==> inputs of nickel <==
## processor
module processor
(
	input wire clk_i,
	input wire rst_i,
	input wire stall_i,
	output wire [31:0] addr_o,
	input wire [31:0] data_i,
	output wire [31:0] data_o,
	output wire [3:0] data_w_o,
	output wire [2:0] data_mode_o,
	input wire [7:0] extio_in,
	output wire [7:0] extio_out
);
Settings: LEC_CHECK=0, ABC_AREA=1, CAP_MARGIN=15, CELL_PAD_IN_SITES_DETAIL_PLACEMENT=1, CELL_PAD_IN_SITES_GLOBAL_PLACEMENT=1, CORE_ASPECT_RATIO=0.77, CORE_MARGIN=2, CORE_UTILIZATION=38, GPL_ROUTABILITY_DRIVEN=0, GPL_TIMING_DRIVEN=0, HOLD_SLACK_MARGIN=0.09, MAX_ROUTING_LAYER=met4, SLEW_MARGIN=20, TNS_END_PERCENT=90; clock period 12.0 ns.
run.sh (not shown) runs the stock make flow with config.mk's settings and CLKGATE_MAP_FILE=.
==> garnet: changes against nickel <==
==> flow/config.mk (replaced) <==
export PLATFORM = sky130hd
export DESIGN_NAME = processor
export DESIGN_NICKNAME = processor
export VERILOG_FILES = /design/flow/design.v
export SDC_FILE = /design/flow/constraint.sdc
export NUM_CORES = 4
export LEC_CHECK = 0
export ABC_AREA = 1
export CAP_MARGIN = 0
export CORE_MARGIN = 2
export CORE_UTILIZATION = 72
export PLACE_DENSITY = 0.39
export SETUP_SLACK_MARGIN = 0.37
export SLEW_MARGIN = 20
==> flow/constraint.sdc (replaced) <==
create_clock -name core_clock -period 4.98 [get_ports {clk_i}]
set_input_delay 0.9960 -clock core_clock [delete_from_list [all_inputs] [get_ports {clk_i}]]
set_output_delay 0.9960 -clock core_clock [all_outputs]
set_load 0.01 [all_outputs]
==> amber: changes against nickel <==
==> flow/config.mk (replaced) <==
export PLATFORM = sky130hd
export DESIGN_NAME = processor
export DESIGN_NICKNAME = processor
export VERILOG_FILES = /design/flow/design.v
export SDC_FILE = /design/flow/constraint.sdc
export NUM_CORES = 4
export LEC_CHECK = 0
export CAP_MARGIN = 20
export CORE_MARGIN = 2
export CORE_UTILIZATION = 40
export SLEW_MARGIN = 20
==> qor summary <==
Result of the run: garnet stopped before the end; amber complete, no violations; nickel complete, but fails checks
Last stage reached: garnet detailed placement; amber -; nickel -
Violated checks: garnet -; amber -; nickel negative setup slack
Total number of clock tree sinks: garnet -; amber 826; nickel 826
Pre-CTS setup slack: garnet -; amber 0.4424 ns; nickel -1.230 ns
Clock slew at the register clock pins of the worst setup and hold paths: garnet -; amber 0.06 ns; nickel 0.07 ns
Adder-Cell Fraction of Synth Area: garnet 3.015%; amber 3.089%; nickel 3.015%
Count of cell instances traversed by the critical path: garnet -; amber 26; nickel 30
Pre-Repair DR Iteration Count: garnet -; amber 10; nickel 7
Largest power group: garnet -; amber combinational cells; nickel combinational cells
Initial Util: garnet 72.48%; amber 40.23%; nickel 38.23%
Register area: garnet -; amber 23260 um2; nickel 23240 um2
Cell area after layout: garnet -; amber 60810 um2; nickel 63580 um2
Worst Min Path Start: garnet -; amber core.irq_ack_s_dly$_DFFE_PP0P_; nickel int_control.inst_reg[26]$_DFFE_PP0N_
Library cell used as clock root buffer: garnet -; amber clkbuf_16; nickel clkbuf_16
Overall Power: garnet -; amber 10.14 mW; nickel 18.81 mW
Count of different cell masters after synthesis: garnet 75; amber 107; nickel 75
Per-cell routed wire length: garnet -; amber 37.75 um; nickel 36.80 um
MUX area fraction: garnet 0.1574%; amber 20.17%; nickel 0.1574%
XORs/XNORs by Area: garnet 0.8781%; amber 1.652%; nickel 0.8781%
Logic Gate Count: garnet -; amber 3475; nickel 5142
Worst-margin pin slew: garnet -; amber 1.280 ns; nickel 1.404 ns

==> inputs of v19 <==
processor again, from the RTL that the note above started with.
// processor
module processor
(
	input wire clk_i,
	input wire rst_i,
	input wire stall_i,
	output wire [31:0] addr_o,
	input wire [31:0] data_i,
	output wire [31:0] data_o,
	output wire [3:0] data_w_o,
	output wire [2:0] data_mode_o,
	input wire [7:0] extio_in,
	output wire [7:0] extio_out
);
	wire stall_cpu; wire mwait_cpu; wire irq_cpu; wire irq_ack_cpu; wire exception_cpu; wire data_b_cpu; wire data_h_cpu; wire data_access_cpu;
	wire [31:0] irq_vector_cpu; wire [31:0] inst_addr_cpu; wire [31:0] inst_in_cpu; wire [31:0] data_addr_cpu; wire [31:0] data_in_cpu; wire [31:0] data_out_cpu;
	wire [3:0] data_w_cpu;
	assign data_mode_o = {data_b_cpu,data_h_cpu,data_access_cpu};
	datapath core
	(
		.clock(clk_i),
		.reset(rst_i),
		.stall(stall_cpu),
		.mwait(mwait_cpu),
		.irq_vector(irq_vector_cpu),
		.irq(irq_cpu),
		.irq_ack(irq_ack_cpu),
		.exception(exception_cpu),
		.inst_addr(inst_addr_cpu),
		.inst_in(inst_in_cpu),
		.data_addr(data_addr_cpu),
		.data_in(data_in_cpu),
		.data_out(data_out_cpu),
		.data_w(data_w_cpu),
		.data_b(data_b_cpu),
  ...
clock: 13.7 ns
lec_check: 0
cap_margin: 20
cell_pad_in_sites_global_placement: 3
core_margin: 2
core_utilization: 17
cts_cluster_diameter: 124
cts_cluster_size: 18
gpl_routability_driven: 0
gpl_timing_driven: 1
max_routing_layer: met5
min_routing_layer: met2
setup_slack_margin: 1.91
slew_margin: 20
tns_end_percent: 75
==> v20: changes against v19 <==
==> flow/config.mk (replaced) <==
export PLATFORM = sky130hd
export DESIGN_NAME = processor
export DESIGN_NICKNAME = processor
export VERILOG_FILES = /design/flow/design.v
export SDC_FILE = /design/flow/constraint.sdc
export NUM_CORES = 4
export LEC_CHECK = 0
export CAP_MARGIN = 25
export CORE_MARGIN = 2
export CORE_UTILIZATION = 40
export SLEW_MARGIN = 5
==> flow/constraint.sdc (replaced) <==
create_clock -name core_clock -period 12.0 [get_ports {clk_i}]
set_input_delay 2.4000 -clock core_clock [delete_from_list [all_inputs] [get_ports {clk_i}]]
set_output_delay 2.4000 -clock core_clock [all_outputs]
set_load 0.01 [all_outputs]
==> v13: changes against v19 <==
==> flow/config.mk (replaced) <==
export PLATFORM = sky130hd
export DESIGN_NAME = processor
export DESIGN_NICKNAME = processor
export VERILOG_FILES = /design/flow/design.v
export SDC_FILE = /design/flow/constraint.sdc
export NUM_CORES = 4
export LEC_CHECK = 0
export CAP_MARGIN = 20
export CORE_MARGIN = 2
export CORE_UTILIZATION = 66
export CTS_CLUSTER_DIAMETER = 252
export CTS_CLUSTER_SIZE = 99
export PLACE_DENSITY = 0.36
export SLEW_MARGIN = 20
==> flow/constraint.sdc (replaced) <==
create_clock -name core_clock -period 7.07 [get_ports {clk_i}]
set_input_delay 1.4140 -clock core_clock [delete_from_list [all_inputs] [get_ports {clk_i}]]
set_output_delay 1.4140 -clock core_clock [all_outputs]
set_load 0.01 [all_outputs]
==> v22: changes against v19 <==
==> flow/config.mk (replaced) <==
export PLATFORM = sky130hd
export DESIGN_NAME = processor
export DESIGN_NICKNAME = processor
export VERILOG_FILES = /design/flow/design.v
export SDC_FILE = /design/flow/constraint.sdc
export NUM_CORES = 4
export LEC_CHECK = 0
export CAP_MARGIN = 20
export CORE_MARGIN = 2
export CORE_UTILIZATION = 44
export SLEW_MARGIN = 20
==> flow/constraint.sdc (replaced) <==
create_clock -name core_clock -period 8.89 [get_ports {clk_i}]
set_input_delay 1.7780 -clock core_clock [delete_from_list [all_inputs] [get_ports {clk_i}]]
set_output_delay 1.7780 -clock core_clock [all_outputs]
set_load 0.01 [all_outputs]
==> comparison table <==
Combinational fraction of the cell area: v20 0.466; v19 0.456; v22 0.446; v13 -
Number of buffers created by CTS: v20 94; v19 53; v22 92; v13 12
Proportion of power drawn by the clock network: v20 0.313; v19 0.202; v22 0.278; v13 -
Worst setup path startpoint: v20 core.imm_u_r[21]$_DFFE_PP0P_; v19 core.imm_u_r[20]$_DFFE_PP0P_; v22 core.imm_u_r[21]$_DFFE_PP0P_; v13 -
H-tree depth reported by CTS: v20 3; v19 2; v22 3; v13 1
Clock tree cell share of total cell area: v20 0.0576; v19 0.0242; v22 0.0481; v13 -
Slew @ Worst Pin: v20 1.27 ns; v19 1.39 ns; v22 1.18 ns; v13 -
Cell row count: v20 134; v19 206; v22 127; v13 104
Delay of the slowest critical-path stage: v20 0.74 ns; v19 0.75 ns; v22 0.55 ns; v13 -
Worst-case hold slack: v20 0.480 ns; v19 0.484 ns; v22 0.476 ns; v13 -
Post-CTS setup buffer count: v20 3; v19 18; v22 25; v13 48
Sum Neg Setup Slack: v20 0 ns; v19 0 ns; v22 -2.17 ns; v13 -
Die area: v20 137000 sq um; v19 320000 sq um; v22 125000 sq um; v13 83400 sq um
Run status: v20 no timing/DRC/antenna violations; v19 no timing/DRC/antenna violations; v22 complete, but fails checks; v13 aborted with a tool error
Last stage reached: v20 -; v19 -; v22 -; v13 5_1_grt
Layout check failures: v20 -; v19 -; v22 setup timing; v13 -
Sum of net half-perimeters after detailed placement: v20 185000 um; v19 219000 um; v22 187000 um; v13 192000 um
Chip width: v20 370 um; v19 565 um; v22 353 um; v13 289 um
Worst-case register-to-register setup slack: v20 1.64 ns; v19 3.27 ns; v22 0.43 ns; v13 -
Top cell class by occupied area: v20 multi-input combinational cells; v19 multi-input combinational cells; v22 multi-input combinational cells; v13 -
Met2 routed WL: v20 109000 um; v19 136000 um; v22 109000 um; v13 -
Power is estimated from default activity; no workload was simulated.
